==> 07-14: inputs <==
==> flow/design.v <==
module mp2 #(
    parameter CLK_FREQ = 12000000,
    parameter INTERVAL = CLK_FREQ / 360
)(
    input logic clk,
    input logic rst,
    output logic RGB_R,
    output logic RGB_G,
    output logic RGB_B
);
    logic [31:0] counter;
    logic [8:0] hue;
    logic [7:0] pwm_r, pwm_g, pwm_b;
    logic [7:0] pwm_counter;
    always_ff @(posedge clk) begin
        if (rst) begin
            counter <= 0;
            hue <= 0;
        end
        else if (counter >= INTERVAL)
        begin
            counter <= 0;
            hue <= (hue >= 359) ? 0 : hue + 1;
        end
        else
        begin
            counter <= counter + 1;
        end
    end
    always_comb begin
        pwm_r = (hue < 60) ? 255 :
                (hue < 120) ? (255 * (120 - hue) / 60) :
                (hue < 180) ? 0 :
                (hue < 240) ? 0 :
                (hue < 300) ? (255 * (hue - 240) / 60) :
                255;
        pwm_g = (hue < 60) ? (255 * (hue - 0) / 60) :
                (hue < 180) ? 255 :
                (hue < 240) ? (255 * (240 - hue) / 60) :
                0;
        pwm_b = (hue < 120) ? 0 :
                (hue < 180) ? (255 * (hue - 120) / 60) :
                (hue < 300) ? 255 :
                (hue < 360) ? (255 * (360 - hue) / 60) :
                0;
    end
    always_ff @(posedge clk) begin
        if (rst) pwm_counter <= 0;
        else pwm_counter <= pwm_counter + 1;
    end
    assign {RGB_R, RGB_G, RGB_B} = {pwm_counter < pwm_r, pwm_counter < pwm_g, pwm_counter < pwm_b};
endmodule
==> flow/run.sh <==
#!/bin/bash
# the make line also repeats each setting of config.mk as NAME=value (left out here)
make -C /OpenROAD-flow-scripts/flow DESIGN_CONFIG=/design/flow/config.mk WORK_HOME=/design/flow/orfs CLKGATE_MAP_FILE= finish
==> flow/config.mk <==
export PLATFORM = sky130hd
export DESIGN_NAME = mp2
export DESIGN_NICKNAME = mp2
export VERILOG_FILES = /design/flow/design.v
export SDC_FILE = /design/flow/constraint.sdc
export NUM_CORES = 4
export LEC_CHECK = 0
export ABC_AREA = 1
export CAP_MARGIN = 20
export CORE_MARGIN = 2
export CORE_UTILIZATION = 72
export CTS_CLUSTER_SIZE = 100
export SETUP_SLACK_MARGIN = -1.2
export SLEW_MARGIN = 20
export TNS_END_PERCENT = 10
==> flow/constraint.sdc <==
create_clock -name core_clock -period 12.7 [get_ports {clk}]
set_input_delay 2.5400 -clock core_clock [delete_from_list [all_inputs] [get_ports {clk}]]
set_output_delay 2.5400 -clock core_clock [all_outputs]
set_load 0.01 [all_outputs]
==> 11-25: changes against 07-14 <==
- ABC_AREA: 1 -> 0
- CELL_PAD_IN_SITES_GLOBAL_PLACEMENT: unset -> 1
- CORE_UTILIZATION: 72 -> 35
- CTS_CLUSTER_DIAMETER: unset -> 319
- PLACE_DENSITY: unset -> 0.91
- SETUP_SLACK_MARGIN: -1.2 -> unset
==> flow/constraint.sdc (replaced) <==
create_clock -name core_clock -period 30.0 [get_ports {clk}]
set_input_delay 6.0000 -clock core_clock [delete_from_list [all_inputs] [get_ports {clk}]]
set_output_delay 6.0000 -clock core_clock [all_outputs]
set_load 0.01 [all_outputs]
==> results <==
- 11-25 ran to the end with no violations. 07-14 did not get past global routing (5_1_grt).
- Against 07-14, the synthesized cell count of 11-25 is smaller by about 15%.
- Die area: 07-14 is lower than 11-25 (50%).
- Against 11-25, the area after synthesis of 07-14 is larger by about 1.6%.
==> figures <==
item	11-25	07-14
Status	no timing/DRC/antenna violations	aborted with a tool error
Failing step	-	global routing (5_1_grt)
Total number of placement rows	83	58
Core region area	0.0512 mm2	0.0251 mm2
DIE AREA	0.0535 mm2	0.0268 mm2
Synth Area in Compound Gates	0.208	0.110
Netlist area before placement	0.0181 mm2	0.0184 mm2
Synthesized-area fraction occupied by xor and xnor cells	0.0805	0.0500
Number of cells produced by synthesis	2207	2605
Sequential share of the synthesized area	0.0543	0.0534
Total setup buffers inserted after CTS	0	9
FP Util	0.353	0.732

---

==> inputs of branch cedar <==
RTL: the design.v shown in full above, as it stands there.
clock: 16.1 ns
lec_check: 0
abc_area: 1
cap_margin: 20
core_margin: 2
core_utilization: 72
cts_cluster_size: 58
hold_slack_margin: 0.28
place_density: 0.73
setup_slack_margin: 4.56
slew_margin: 20
tns_end_percent: 5
run.sh (not shown) runs the stock make flow with config.mk's settings and CLKGATE_MAP_FILE=.
==> branch lagoon (differences from branch cedar) <==
--- a/flow/config.mk
+++ b/flow/config.mk
@@ -10,8 +10,4 @@
 export CORE_MARGIN = 2
-export CORE_UTILIZATION = 72
-export CTS_CLUSTER_SIZE = 58
-export HOLD_SLACK_MARGIN = 0.28
-export PLACE_DENSITY = 0.73
-export SETUP_SLACK_MARGIN = 4.56
+export CORE_UTILIZATION = 65
+export CTS_CLUSTER_SIZE = 93
 export SLEW_MARGIN = 20
-export TNS_END_PERCENT = 5
==> flow/constraint.sdc (replaced) <==
create_clock -name core_clock -period 12.2 [get_ports {clk}]
set_input_delay 2.4400 -clock core_clock [delete_from_list [all_inputs] [get_ports {clk}]]
set_output_delay 2.4400 -clock core_clock [all_outputs]
set_load 0.01 [all_outputs]
==> branch delta (differences from branch cedar) <==
--- a/flow/config.mk
+++ b/flow/config.mk
@@ -10,8 +10,3 @@
 export CORE_MARGIN = 2
-export CORE_UTILIZATION = 72
-export CTS_CLUSTER_SIZE = 58
-export HOLD_SLACK_MARGIN = 0.28
-export PLACE_DENSITY = 0.73
-export SETUP_SLACK_MARGIN = 4.56
+export CORE_UTILIZATION = 71
 export SLEW_MARGIN = 20
-export TNS_END_PERCENT = 5
==> flow/constraint.sdc (replaced) <==
create_clock -name core_clock -period 26.5 [get_ports {clk}]
set_input_delay 5.3000 -clock core_clock [delete_from_list [all_inputs] [get_ports {clk}]]
set_output_delay 5.3000 -clock core_clock [all_outputs]
set_load 0.01 [all_outputs]
==> branch harbor (differences from branch cedar) <==
--- a/flow/config.mk
+++ b/flow/config.mk
@@ -11,7 +11,6 @@
 export CORE_UTILIZATION = 72
-export CTS_CLUSTER_SIZE = 58
-export HOLD_SLACK_MARGIN = 0.28
-export PLACE_DENSITY = 0.73
-export SETUP_SLACK_MARGIN = 4.56
+export CTS_CLUSTER_DIAMETER = 397
+export CTS_CLUSTER_SIZE = 98
+export PLACE_DENSITY = 0.42
 export SLEW_MARGIN = 20
-export TNS_END_PERCENT = 5
+export TNS_END_PERCENT = 10
==> flow/constraint.sdc (replaced) <==
create_clock -name core_clock -period 12.8 [get_ports {clk}]
set_input_delay 2.5600 -clock core_clock [delete_from_list [all_inputs] [get_ports {clk}]]
set_output_delay 2.5600 -clock core_clock [all_outputs]
set_load 0.01 [all_outputs]
==> results <==
Branch cedar finished clean. Branch harbor never finished: it broke off in global routing (5_1_grt) on GRT-0232. Branch lagoon ended with an error in global routing (5_1_grt). Branch delta passed the timing, DRC and antenna checks.
In branch cedar the combinational power is larger than in branch delta, by about 120%.
In sequential cell count, branch cedar and branch delta do not differ.
In branch delta the power is smaller than in branch cedar, by 54%.
Against branch delta, the core utilization of branch cedar is higher by 13 points.
Between branch cedar and branch delta, the lower first-iteration DRC count is in branch delta (gap about 110%, measured against branch delta).
Die area: branch delta is lower than branch lagoon (8.3%).
Synthesized cell count is the same in branch harbor and branch cedar.
Against branch delta, the sequential power of branch cedar is higher by 64%.
Via count: branch delta is lower than branch cedar (15%).
Setup slack: branch cedar is lower than branch delta (6.9 ns).
==> figures <==
metric	branch cedar	branch delta	branch lagoon	branch harbor
Result of the run	no timing/DRC/antenna violations	no timing/DRC/antenna violations	stopped before the end	stopped before the end
Last stage reached	-	-	global routing (5_1_grt)	global routing (5_1_grt)
Share of total power in combinational logic	0.910	0.876	-	-
Critical R2R Capture	hue[7]	hue[7]	-	-
Number of cells on the critical path	75	77	-	-
Number of cells on the worst hold path	2	1	-	-
Worst rel slew slack	0.384	0.395	-	-
Hold EP	counter[15]	counter[0]	-	-
Wire length per cell	22.2 microns	16.8 microns	-	-
Proportion of cell area occupied by registers	0.0458	0.0517	-	-
Non-filler cells in the finished layout	3,073	2,938	-	-
Largest driver fanout on the critical path	6	14	-	-
Worst min-delay path category	reg2reg	reg2reg	-	-
Final clock period utilization by the worst path	0.963	0.717	-	-
Clock skew after layout	0.0118 ns	0.0113 ns	-	-
Area delta synth->final	20.6%	3.16%	-	-
Vertical die dimension	164 microns	165 microns	172 microns	164 microns
Clock-pin slew on the worst setup and hold paths	0.06 ns	0.07 ns	-	-
Power of the sequential group	0.127 mW	0.0773 mW	-	-
Required time of the worst setup path	12.88 ns	21.20 ns	-	-
Post-route cell area	22,200 sq um	19,000 sq um	-	-
Met3 wire len	8450 microns	3610 microns	-	-

---

==> inputs of 03-15 <==
Starts from the design.v that is shown in full above.
make LEC_CHECK=0 ABC_AREA=0 CAP_MARGIN=15 CORE_MARGIN=2 CORE_UTILIZATION=23 CTS_CLUSTER_SIZE=52 MIN_ROUTING_LAYER=met1 PLACE_DENSITY_LB_ADDON=0.02 SETUP_SLACK_MARGIN=-0.37 SLEW_MARGIN=20 TNS_END_PERCENT=85 finish   # period 25.3 ns
==> 07-28: changes against 03-15 <==
- ABC_AREA: 0 -> default
- CAP_MARGIN: 15 -> 20
- CORE_UTILIZATION: 23 -> 72
- CTS_CLUSTER_SIZE: 52 -> 58
- MAX_ROUTING_LAYER: default -> met4
- MIN_ROUTING_LAYER: met1 -> default
- PLACE_DENSITY_LB_ADDON: 0.02 -> 0.22
- SETUP_SLACK_MARGIN: -0.37 -> default
- TNS_END_PERCENT: 85 -> 5
==> flow/constraint.sdc (replaced) <==
create_clock -name core_clock -period 28.2 [get_ports {clk}]
set_input_delay 5.6400 -clock core_clock [delete_from_list [all_inputs] [get_ports {clk}]]
set_output_delay 5.6400 -clock core_clock [all_outputs]
set_load 0.01 [all_outputs]
==> 02-22: changes against 03-15 <==
- ABC_AREA: 0 -> default
- CAP_MARGIN: 15 -> 20
- CORE_UTILIZATION: 23 -> 66
- CTS_CLUSTER_DIAMETER: default -> 204
- CTS_CLUSTER_SIZE: 52 -> default
- HOLD_SLACK_MARGIN: default -> 0.28
- MIN_ROUTING_LAYER: met1 -> default
- PLACE_DENSITY_LB_ADDON: 0.02 -> default
- SETUP_SLACK_MARGIN: -0.37 -> default
- TNS_END_PERCENT: 85 -> default
==> flow/constraint.sdc (replaced) <==
create_clock -name core_clock -period 13.8 [get_ports {clk}]
set_input_delay 2.7600 -clock core_clock [delete_from_list [all_inputs] [get_ports {clk}]]
set_output_delay 2.7600 -clock core_clock [all_outputs]
set_load 0.01 [all_outputs]
==> reports/summary.log <==
INFO  run_status     run_status=no timing/DRC/antenna violations
INFO  min_path       hp-start=counter[15]
INFO  die            floorplan.rows=57
INFO  timing         grt_setup_unrepaired=no
INFO  final_layout   layout.cell_area.non_filler=18700squm
INFO  clocking       tritoncts=yes
INFO  final_layout   buffers=23
INFO  placement      area_post_placement=18500squm
INFO  die            placeableCoreArea=24500squm
-- figures above: 07-28

==> reports/summary.log <==
INFO  final_layout   buffers=30
INFO  clocking       tritoncts=yes
INFO  placement      area_post_placement=19500squm
INFO  final_layout   layout.cell_area.non_filler=19600squm
INFO  min_path       hp-start=counter[15]
INFO  timing         grt_setup_unrepaired=no
INFO  run            max-cap-violations=0
INFO  setup_path     worst_ep_arrival_time=15.80ns
INFO  die            floorplan.rows=102
INFO  logic_synthesis netlist_logic_family_top=adder cells
INFO  run_status     run_status=no timing/DRC/antenna violations
-- figures above: 03-15

==> reports/summary.log <==
INFO  placement      area_post_placement=22500squm
INFO  die            placeableCoreArea=27000squm
INFO  run_status     haltStage=global routing
INFO  logic_synthesis yosysWarningCount=1
INFO  logic_synthesis synth-cells-yosys=2207
INFO  run_status     run_status=did not finish
INFO  run_status     err=[ERROR GRT-0232] Routing congestion too high. Check the congestion heatmap in the GUI.
INFO  die            floorplan.rows=60
-- figures above: 02-22

Power is estimated from default activity; no workload was simulated.
